job 165:
==> flow/design.v (excerpt) <==
module ellipse_generator
#(
parameter  int  BITS_RES            = 12,             
parameter  int  BITS_RAD            = BITS_RES - 1,   
parameter  bit  USE_ALTERA_IP       = 0               
)
(
  input logic                        clk,               
  input logic                        reset,             
  input logic                        enable,            
  input logic                        run,               
  input logic         [1:0]          quadrant,          
  input logic                        ellipse_filled,    
  input logic  signed [BITS_RES-1:0] Xc,                
  input logic  signed [BITS_RES-1:0] Yc,                
  input logic  signed [BITS_RES-1:0] Xr,                
  input logic  signed [BITS_RES-1:0] Yr,                
  input logic                        ena_pause,         
  output logic                       busy,              
  output logic signed [BITS_RES:0]   X_coord,           
  output logic signed [BITS_RES:0]   Y_coord,           
  output logic                       pixel_data_rdy,    
  output logic                       ellipse_complete   
);
Size in the first run: roughly 6,100 cells after synthesis, about 330 flip-flops, roughly 85 I/O pins.
clock: 3.52 ns
lec_check: 0
abc_area: 1
cap_margin: 20
core_margin: 2
core_utilization: 72
cts_cluster_diameter: 301
cts_cluster_size: 98
place_density: 0.38
setup_slack_margin: -0.17
slew_margin: 20
run.sh (not shown) runs the stock make flow with config.mk's settings and CLKGATE_MAP_FILE=.
In the summary table, job 165 is marked failed, with error GRT-0116 raised in global routing.
The inputs of job 7116 differ from those of job 165 as listed below.
- removing SETUP_SLACK_MARGIN (formerly -0.17)
- changing CTS_CLUSTER_SIZE from 98 to 95
- setting TNS_END_PERCENT to 25 for the first time
- changing the clock period (ns, I/O delays scaled along) from 3.52 to 2.77
### Flow results
Job 7116 terminated abnormally: clock tree synthesis reported DPL-0033.
From job 7116 to job 165, number of flops mapped to enable cells by yosys did not move at all.
Relative to job 165, HPWL reported at the end of detailed placement has gone up in job 7116.
From job 165 to job 7116, share of synthesized registers carrying an async set or reset did not move at all.
Going from job 165 to job 7116, the post-placement cell area was found to have gone up by 0.93%.
Job 7116 and job 165 ended up with nearly the same floorplan die area.
Weighted congestion at the end of routability-driven global placement is lower on job 7116
Inputs modified between job 7116 and job 9413:
- clearing TNS_END_PERCENT, which used to be 25
- clearing CTS_CLUSTER_SIZE, which used to be 95
- clearing CTS_CLUSTER_DIAMETER, which used to be 301
- clearing PLACE_DENSITY, which used to be 0.38
- swapping 72 for 40 in CORE_UTILIZATION
- clearing ABC_AREA, which used to be 1
- swapping 2.77 for 7.29 in the clock period (ns, I/O delays scaled along)
## What came out
Looking at the reports, job 9413 completed the entire flow and the layout it produced met the timing, design-rule and antenna checks. FAIL job 7116 @ clock tree synthesis: tool exited with error. Changes observed in job 9413 relative to job 7116: area share of fa/ha/maj cells after synthesis has increased, post-detailed-placement half-perimeter wirelength decreased 38%, per-instance average area after synthesis increased about 23%.
What job 456 does differently from job 9413 at the input level:
- changing CORE_UTILIZATION from 40 to 65
- changing the clock period (ns, I/O delays scaled along) from 7.29 to 5.97
--- outcome ---
- In job 456, the wire length of the first global-routing pass came out 1.2 mm above the value in job 9413.
- Global-route usage in job 456 is 14 points above job 9413.
- Job 9413 → job 456: cell count after placement went down 112, routed length per instance went up about 2.7%.
- Going from job 9413 to job 456, highest achievable clock rate grew by a few percent.
- On worst-case setup margin in the final layout, job 456 does worse than job 9413.
- Via count of the first global-routing pass for job 456 is higher than for job 9413.
- Of job 9413 and job 456, just one finished clean: job 9413.
- Final checks on job 456, whose flow otherwise completed, came back failing, citing negative setup slack.
Input changes introduced in job 2512 (baseline for comparison: job 456):
- changing CORE_UTILIZATION from 65 to 58
- setting TNS_END_PERCENT to 5 for the first time
- changing the clock period (ns, I/O delays scaled along) from 5.97 to 7.5
## What came out
Area growth from synthesis to layout (higher): job 456. From job 456 to job 2512 the numbers moved as follows: post-route worst setup slack saw an increase; pin count of the biggest net entering global routing saw an increase; number of instances in the placed design saw a decrease; placed instance area saw a decrease; number of placement rows saw an increase. Job 2512 closes out successfully: all stages finished, all timing, DRC and antenna checks passed. Job 2512 against job 456: global-route wire length before repair lost 2.6%, met3 global-route usage down 0.26 points.

ellipse_generator again, from the RTL that the note above started with.
Design ellipse_generator, start of the top module:
module ellipse_generator
#(
parameter  int  BITS_RES            = 12,             
parameter  int  BITS_RAD            = BITS_RES - 1,   
parameter  bit  USE_ALTERA_IP       = 0               
)
(
  input logic                        clk,               
  input logic                        reset,             
  input logic                        enable,            
  input logic                        run,               
  input logic         [1:0]          quadrant,          
  input logic                        ellipse_filled,    
  input logic  signed [BITS_RES-1:0] Xc,                
  input logic  signed [BITS_RES-1:0] Yc,                
  input logic  signed [BITS_RES-1:0] Xr,                
  input logic  signed [BITS_RES-1:0] Yr,                
  input logic                        ena_pause,         
  output logic                       busy,              
  output logic signed [BITS_RES:0]   X_coord,           
  output logic signed [BITS_RES:0]   Y_coord,           
  output logic                       pixel_data_rdy,    
  output logic                       ellipse_complete   
);
export LEC_CHECK = 0
export CAP_MARGIN = 20
export CORE_MARGIN = 2
export CORE_UTILIZATION = 72
export CTS_CLUSTER_DIAMETER = 26
export HOLD_SLACK_MARGIN = -0.1
export MAX_ROUTING_LAYER = met4
export PLACE_DENSITY_LB_ADDON = 0.01
export SETUP_SLACK_MARGIN = 2.48
export SLEW_MARGIN = 20
export TNS_END_PERCENT = 5
create_clock -name core_clock -period 8.31 [get_ports {clk}]
The starting point completed with no timing, DRC or antenna violations.
Next try:
CORE_UTILIZATION = 66   (was 72)
CTS_CLUSTER_DIAMETER = 51   (was 26)
HOLD_SLACK_MARGIN = not set   (was -0.1)
PLACE_DENSITY_LB_ADDON = not set   (was 0.01)
SETUP_SLACK_MARGIN = not set   (was 2.48)
clock period = 7.5 ns   (was 8.31 ns; I/O delays follow)
Effect: The new run completed with no timing, DRC or antenna violations. Core utilization went down by 11 points. Synthesized cell count stays the same. Wire length fell by 6.5%. Maximum frequency rose by about 0.35%.
Next try:
ABC_AREA = 1   (was not set)
CORE_UTILIZATION = 72   (was 66)
CTS_CLUSTER_DIAMETER = 241   (was 51)
MAX_ROUTING_LAYER = not set   (was met4)
PLACE_DENSITY_LB_ADDON = 0.01   (was not set)
TNS_END_PERCENT = not set   (was 5)
clock period = 5.78 ns   (was 7.5 ns; I/O delays follow)
The new run reached the layout checks and failed them: negative setup slack; maximum frequency grows by 19%; cell count grows by about 37%; core utilization grows by 11 points; hold slack barely changes; setup slack got worse by 0.61 ns; flip-flop count is unchanged.
